v29:
==> flow/design.v (excerpt) <==
module bellmanford (reset, clock, GMAR1, GMDR1, GMAR2, GMDR2, IMAR, IMDR, WMAR1, WMAR2, WMDR1, WMDR2, WMWDR, WMWAR, WMWE, OMAR, OMDR, OMWAR, OMWDR, OMWE, NegCycle, Finish);
input clock,reset;
output reg [12:0] GMAR1;
input wire [127:0] GMDR1;
output reg [12:0] GMAR2;
input wire [127:0] GMDR2;
output reg [12:0] IMAR;
input wire [7:0] IMDR;
output reg [12:0] WMAR1;
input wire [127:0] WMDR1;
output reg [12:0] WMAR2;
input wire [127:0] WMDR2;
output reg [12:0] WMWAR;
output reg [127:0] WMWDR;
output reg WMWE;
output wire [12:0] OMAR;
output wire [15:0] OMDR;
assign OMAR = 13'b0;
assign OMDR = 16'b0;
output reg [12:0] OMWAR;
output reg [15:0] OMWDR;
output reg OMWE;
output reg NegCycle;
output reg Finish;
parameter [4:0]  
Init    = 4'b0000,
Init1   = 4'b0001,
Init2   = 4'b0010,
Init3   = 4'b0011,
Upd_S   = 4'b0100,
Upd_D   = 4'b0101, 
BFA1    = 4'b0110,
BFA_Stall1 = 4'b0111,
BFA2    = 4'b1000,
BFA_Stall2    = 4'b1001,
BFA3    = 4'b1010,
BFA_Stall3 = 4'b1011,
BFA4    = 4'b1100,
BFA5    = 4'b1101,
BFA_Stall4 = 4'b1110,
BFA6    = 4'b1111,
OP1     = 5'b10000,
OP_Stall1 = 5'b10001,
OP2     = 5'b10010,
OP3     = 5'b10011,
OP4     = 5'b10100,
OP_Stall2 = 5'b10101,
Refresh1 = 5'b10110,
Refresh2 = 5'b10111,
End1 = 5'b11000,
End2 = 5'b11001,
End3 = 5'b11010;
  ...
make LEC_CHECK=0 CAP_MARGIN=20 CORE_MARGIN=2 CORE_UTILIZATION=56 SETUP_SLACK_MARGIN=0.64 SLEW_MARGIN=20 finish   # period 2.37 ns
run.sh (not shown) runs the stock make flow with config.mk's settings and CLKGATE_MAP_FILE=.
v29 failed in I/O pin placement with PPL-0024.
> inputs changed (v29 -> v51)
diff --git a/flow/config.mk b/flow/config.mk
--- a/flow/config.mk
+++ b/flow/config.mk
@@ -9,4 +9,3 @@
 export CORE_MARGIN = 2
-export CORE_UTILIZATION = 56
-export SETUP_SLACK_MARGIN = 0.64
+export CORE_UTILIZATION = 40
 export SLEW_MARGIN = 20
- STATUS run=v51 STAGES=ALL_DONE FINAL_CHECKS=FAILED CAUSE=negative setup slack
- Pre-placement core utilization: v51 and v29 compared, higher one is v29
- Horizontal die dimension: higher on v51
- Cmp v51 and v29 / total number of placement rows / higher: v51
- In v51 relative to v29, area of the chip had gone up by more than a quarter.
Input changes introduced in v7 (baseline for comparison: v51):
diff --git a/flow/config.mk b/flow/config.mk
--- a/flow/config.mk
+++ b/flow/config.mk
@@ -9,3 +9,5 @@
 export CORE_MARGIN = 2
-export CORE_UTILIZATION = 40
+export CORE_UTILIZATION = 54
+export CTS_CLUSTER_SIZE = 30
+export SETUP_SLACK_MARGIN = -0.19
 export SLEW_MARGIN = 20
==> results <==
v7 did not finish; a tool error ended it in I/O pin placement. Core utilization at floorplan: v7 > v51. [compare] base=v51 new=v7: die height went down by about 14%, core outline area -26%. v51 -> v7: share of async-settable or async-resettable flops after synthesis delta 0, exact match. Of v51 and v7, the run reporting the lower die span in x was v7.
diff inputs: v7 => v27
diff --git a/flow/config.mk b/flow/config.mk
--- a/flow/config.mk
+++ b/flow/config.mk
@@ -9,5 +9,3 @@
 export CORE_MARGIN = 2
-export CORE_UTILIZATION = 54
-export CTS_CLUSTER_SIZE = 30
-export SETUP_SLACK_MARGIN = -0.19
+export CORE_UTILIZATION = 59
 export SLEW_MARGIN = 20
==> flow/constraint.sdc <==
create_clock -name core_clock -period 2.52 [get_ports {clock}]
set_input_delay 0.5040 -clock core_clock [delete_from_list [all_inputs] [get_ports {clock}]]
set_output_delay 0.5040 -clock core_clock [all_outputs]
set_load 0.01 [all_outputs]
Findings:
v27 did not finish: a tool error stopped it during I/O pin placement.
Compared with v7, v27 shows a vertical die dimension that is 9.3 um lower.
As far as post-synthesis instance area goes, v7 and v27 are indistinguishable; the numbers are identical.
Any difference in mean cell area of the mapped netlist between v7 and v27 is small enough to ignore.
v7 → v27: floorplan utilization grew by 4.8 points; count of standard-cell rows has decreased; area reported by Yosys stat roughly the same.
v7 → v27: synthesized cell count flat, total die area now sits lower, area of the core went down by 3600 um^2.

north:
Starting RTL as in the previous note.
Settings: LEC_CHECK=0, CAP_MARGIN=20, CORE_MARGIN=8, CORE_UTILIZATION=56, GPL_ROUTABILITY_DRIVEN=0, SLEW_MARGIN=20, TNS_END_PERCENT=85; clock period 5.0 ns.
north: flow completed, timing, DRC and antenna clean
Edits applied to the flow inputs when going from north to south:
Settings: a change of CORE_MARGIN from 8 to 2; an added CTS_CLUSTER_SIZE of 31; a change of TNS_END_PERCENT from 85 to 5; a deleted GPL_ROUTABILITY_DRIVEN that had been 0; a change of the clock period (ns, I/O delays scaled along) from 5.0 to 2.37.
Results
- Reported for north and south, number of placement rows turned out identical to the last digit.
- Re chip area in the Yosys report: no difference whatsoever between north and south.
- south -> north: register bit count reported by yosys delta 0, exact match
- Looking at the reports, north completed the entire flow and the layout it produced met the timing, design-rule and antenna checks.
- Flow for south halted at I/O pin placement (3_2_place_iop), error code PPL-0024.
- Share of synthesized cell area in and-or and or-and compound cells essentially unchanged between north and south.
- Delta (south minus north): adder and majority cell fraction of the synthesized area was more or less identical; average instance area after synthesis was more or less identical; floorplan-stage core utilization was more or less identical.
- south: y dimension of the die 12 um below north
- Taking north as 1.0, south lands at 0.947 on horizontal extent of the die.
- NOTE: area of the die in south falls short of that of north
Inputs modified between south and east:
Settings: a deleted CTS_CLUSTER_SIZE that had been 31; a change of CORE_UTILIZATION from 56 to 44; a deleted TNS_END_PERCENT that had been 5; a change of the clock period (ns, I/O delays scaled along) from 2.37 to 2.52.
==> comparison <==
- east: complete, dirty (setup timing)
- On number of placement rows: between south and east, it ends up lower for south.
- [compare] base=south new=east: area of the synthesized netlist per yosys stat has remained practically unchanged; area fraction in compound gates has remained practically unchanged; count of mapped cells out of synthesis has remained practically unchanged; area after synthesis has remained practically unchanged.
- Area fraction in xor and xnor cells across south and east: no real change.
- The starting utilization of the core area of east is lower than that of south.
- The chip footprint in east sits about 27% above the value recorded for south.
- The post-synthesis cell count from yosys was comparable across south and east.
### east -> west
Settings: a change of CORE_UTILIZATION from 44 to 31; a change of the clock period (ns, I/O delays scaled along) from 2.52 to 6.57.
Results
Status | west and east | clean except east. Sequential share of layout area, west and east, lower one = east. Clock-cell share of area (higher): west. Worst path arrival time, west and east: lower on east. Setup slack on west is up relative to east. On flip-flop count, west and east are neck and neck. Diff west..east | number of clock sinks seen by CTS | unchanged. Measured against each other, west and east differ in global routing met2 resource utilization, the higher figure coming from east.
diff inputs: west => middle
Settings: a change of CORE_UTILIZATION from 31 to 63; a change of the clock period (ns, I/O delays scaled along) from 6.57 to 3.41.
Notes after the runs:
Re complex-gate fraction of the synthesized area: no difference whatsoever between middle and west. When the final numbers for middle and west were put side by side, the width of the die turned out to be greater in west. Taking west over middle, the floorplan die height ratio works out to 1.4. middle: starting density of the core higher than west. Diff west -> middle | chip area | down by more than half. Flow for middle halted at I/O pin placement (3_2_place_iop), error code PPL-0024. As far as area fraction in and, or, nand and nor cells after synthesis goes, west and middle are indistinguishable; the numbers are identical.

Starting RTL as in the previous note.
Settings: LEC_CHECK=0, ABC_AREA=1, CAP_MARGIN=20, CELL_PAD_IN_SITES_DETAIL_PLACEMENT=1, CELL_PAD_IN_SITES_GLOBAL_PLACEMENT=3, CORE_ASPECT_RATIO=0.69, CORE_MARGIN=3, CORE_UTILIZATION=40, CTS_CLUSTER_SIZE=57, GPL_ROUTABILITY_DRIVEN=0, GPL_TIMING_DRIVEN=0, HOLD_SLACK_MARGIN=0.2, PLACE_DENSITY=0.61, SETUP_SLACK_MARGIN=1.25, SLEW_MARGIN=40; clock period 5.0 ns.
The first run failed in global placement.
==> next run, changes <==
==> flow/config.mk (replaced) <==
export PLATFORM = sky130hd
export DESIGN_NAME = bellmanford
export DESIGN_NICKNAME = bellmanford
export VERILOG_FILES = /design/flow/design.v
export SDC_FILE = /design/flow/constraint.sdc
export NUM_CORES = 4
export LEC_CHECK = 0
export CAP_MARGIN = 20
export CORE_MARGIN = 8
export CORE_UTILIZATION = 40
export GPL_ROUTABILITY_DRIVEN = 0
export SLEW_MARGIN = 20
export TNS_END_PERCENT = 85
What happened: With this change the flow completed with no timing, DRC or antenna violations; synthesized area shrinks by 3.7%; synthesized cell count shrinks by 24%; die size grows by 4.0%.
==> next run, changes <==
--- a/flow/config.mk
+++ b/flow/config.mk
@@ -7,7 +7,10 @@
 export LEC_CHECK = 0
 export CAP_MARGIN = 20
-export CORE_MARGIN = 8
-export CORE_UTILIZATION = 40
-export GPL_ROUTABILITY_DRIVEN = 0
+export CORE_ASPECT_RATIO = 1.88
+export CORE_MARGIN = 2
+export CORE_UTILIZATION = 59
+export CTS_CLUSTER_DIAMETER = 302
+export CTS_CLUSTER_SIZE = 62
+export SETUP_SLACK_MARGIN = 0.16
 export SLEW_MARGIN = 20
-export TNS_END_PERCENT = 85
+export TNS_END_PERCENT = 15
What happened:
- With this change the flow died in I/O pin placement
- area after synthesis stays the same
- die size falls by 38%
- synthesized cell count does not change
==> next run, changes <==
==> flow/config.mk (replaced) <==
export PLATFORM = sky130hd
export DESIGN_NAME = bellmanford
export DESIGN_NICKNAME = bellmanford
export VERILOG_FILES = /design/flow/design.v
export SDC_FILE = /design/flow/constraint.sdc
export NUM_CORES = 4
export LEC_CHECK = 0
export CAP_MARGIN = 20
export CORE_MARGIN = 2
export CORE_UTILIZATION = 40
export SLEW_MARGIN = 20
==> flow/constraint.sdc (replaced) <==
create_clock -name core_clock -period 2.38 [get_ports {clock}]
set_input_delay 0.4760 -clock core_clock [delete_from_list [all_inputs] [get_ports {clock}]]
set_output_delay 0.4760 -clock core_clock [all_outputs]
set_load 0.01 [all_outputs]
Outcome: This time the run finished with setup timing left. Synthesized area stays the same. Synthesized cell count stays the same. Die size rose by 46%.

Starting RTL as in the previous note.
clock: 3.75 ns
lec_check: 0
cap_margin: 20
core_margin: 2
core_utilization: 70
cts_cluster_diameter: 209
cts_cluster_size: 31
setup_slack_margin: -0.25
slew_margin: 20
The starting point aborted during I/O pin placement, error PPL-0024.
Then changed:
- ABC_AREA: default -> 1
- CORE_UTILIZATION: 70 -> 45
- CTS_CLUSTER_DIAMETER: 209 -> default
- CTS_CLUSTER_SIZE: 31 -> default
- SETUP_SLACK_MARGIN: -0.25 -> default
- clock period: 3.75 -> 4.14 ns (I/O delays scaled with it)
Result: This time the run completed with no timing, DRC or antenna violations; synthesized cell count goes up by 32%; die area rises by 60%; area after synthesis grows by 3.8%.
Then changed:
- ABC_AREA: 1 -> default
- CORE_UTILIZATION: 45 -> 40
- SETUP_SLACK_MARGIN: default -> 0.65
- clock period: 4.14 -> 2.37 ns (I/O delays scaled with it)
What happened: The new run produced a layout that fails on setup timing. Global-route usage went down by 2.5 points. Sequential power rose by well over a third. Cell area went up by roughly a tenth. Die area climbs by a little under a tenth. Cell count came out lower by roughly a tenth.

run A:
Starting RTL as in the previous note.
make LEC_CHECK=0 CAP_MARGIN=30 CORE_ASPECT_RATIO=1.09 CORE_MARGIN=5 CORE_UTILIZATION=35 GPL_ROUTABILITY_DRIVEN=0 PLACE_DENSITY_LB_ADDON=0.16 SLEW_MARGIN=25 TNS_END_PERCENT=85 finish   # period 5.0 ns
Run A finished all stages; the layout is clean.
What run B does differently from run A at the input level:
==> flow/config.mk <==
export PLATFORM = sky130hd
export DESIGN_NAME = bellmanford
export DESIGN_NICKNAME = bellmanford
export VERILOG_FILES = /design/flow/design.v
export SDC_FILE = /design/flow/constraint.sdc
export NUM_CORES = 4
export LEC_CHECK = 0
export CAP_MARGIN = 20
export CORE_MARGIN = 2
export CORE_UTILIZATION = 57
export CTS_CLUSTER_DIAMETER = 363
export SETUP_SLACK_MARGIN = 1.01
export SLEW_MARGIN = 20
Notes after the runs:
- Run B did not finish: a tool error stopped it during I/O pin placement.
- Run B vs run A — overall die height dropped by more than a quarter
- Looking at run B and run A, the gate count of the mapped netlist is a wash.
- NOTE horizontal die size run A->run B decreased by more than 10%
- Run B against run A: and-or/or-and share of the synthesized area shows no meaningful change, number of rows created at floorplan shows a reduction of 25%, post-synthesis adder-cell area fraction shows no meaningful change.
- Compared with run A, run B shows a lower die size.

bellmanford again, from the RTL that the note above started with.
make LEC_CHECK=0 CAP_MARGIN=20 CORE_MARGIN=2 CORE_UTILIZATION=66 SETUP_SLACK_MARGIN=-0.13 SLEW_MARGIN=20 finish   # period 2.52 ns
The first run stopped in 3_2_place_iop on PPL-0024.
Next try:
- CORE_UTILIZATION: 66 -> 57
- CTS_CLUSTER_SIZE: default -> 29
- SETUP_SLACK_MARGIN: -0.13 -> default
- clock period: 2.52 -> 3.43 ns (I/O delays scaled with it)
The new run never finished: it broke off in 3_2_place_iop with PPL-0024; die area rose by about a fifth; area after synthesis does not change; synthesized cell count is unchanged.
Next try:
- CORE_UTILIZATION: 57 -> 35
- CTS_CLUSTER_SIZE: 29 -> default
- clock period: 3.43 -> 4.27 ns (I/O delays scaled with it)
- The new run finished clean
- die area rose by well over a third
- area after synthesis stays the same
- synthesized cell count is unchanged

Starting RTL as in the previous note.
export LEC_CHECK = 0
export CAP_MARGIN = 20
export CORE_MARGIN = 2
export CORE_UTILIZATION = 56
export SETUP_SLACK_MARGIN = -0.22
export SLEW_MARGIN = 20
create_clock -name core_clock -period 2.37 [get_ports {clock}]
The baseline failed in I/O pin placement with PPL-0024.
Rerun with:
--- a/flow/config.mk
+++ b/flow/config.mk
@@ -6,7 +6,14 @@
 export NUM_CORES = 4
 export LEC_CHECK = 0
+export ABC_AREA = 0
 export CAP_MARGIN = 20
+export CORE_ASPECT_RATIO = 0.71
 export CORE_MARGIN = 2
-export CORE_UTILIZATION = 56
-export SETUP_SLACK_MARGIN = -0.22
+export CORE_UTILIZATION = 59
+export CTS_CLUSTER_DIAMETER = 389
+export CTS_CLUSTER_SIZE = 20
+export HOLD_SLACK_MARGIN = -0.02
+export MIN_ROUTING_LAYER = met1
+export SETUP_SLACK_MARGIN = 0.68
 export SLEW_MARGIN = 20
+export TNS_END_PERCENT = 30
Effect:
- The changed run reached the layout checks and failed them: setup timing
- synthesized cell count is unchanged
- area after synthesis does not change
- die area shrinks by 4.9%
Rerun with:
==> flow/config.mk (replaced) <==
export PLATFORM = sky130hd
export DESIGN_NAME = bellmanford
export DESIGN_NICKNAME = bellmanford
export VERILOG_FILES = /design/flow/design.v
export SDC_FILE = /design/flow/constraint.sdc
export NUM_CORES = 4
export LEC_CHECK = 0
export CAP_MARGIN = 20
export CORE_MARGIN = 2
export CORE_UTILIZATION = 59
export SETUP_SLACK_MARGIN = 0.87
export SLEW_MARGIN = 20
==> flow/constraint.sdc (replaced) <==
create_clock -name core_clock -period 3.46 [get_ports {clock}]
set_input_delay 0.6920 -clock core_clock [delete_from_list [all_inputs] [get_ports {clock}]]
set_output_delay 0.6920 -clock core_clock [all_outputs]
set_load 0.01 [all_outputs]
The changed run did not get past I/O pin placement; area after synthesis does not change; die size stays flat; synthesized cell count is unchanged.
Rerun with:
--- a/flow/config.mk
+++ b/flow/config.mk
@@ -8,5 +8,4 @@
 export CAP_MARGIN = 20
 export CORE_MARGIN = 2
-export CORE_UTILIZATION = 59
-export SETUP_SLACK_MARGIN = 0.87
+export CORE_UTILIZATION = 40
 export SLEW_MARGIN = 20
==> flow/constraint.sdc (replaced) <==
create_clock -name core_clock -period 4.27 [get_ports {clock}]
set_input_delay 0.8540 -clock core_clock [delete_from_list [all_inputs] [get_ports {clock}]]
set_output_delay 0.8540 -clock core_clock [all_outputs]
set_load 0.01 [all_outputs]
This time the run finished clean; synthesized cell count does not change; area after synthesis stays the same; die area increases by 47%.
No activity file was given, so power comes from the tool's default toggle rates.
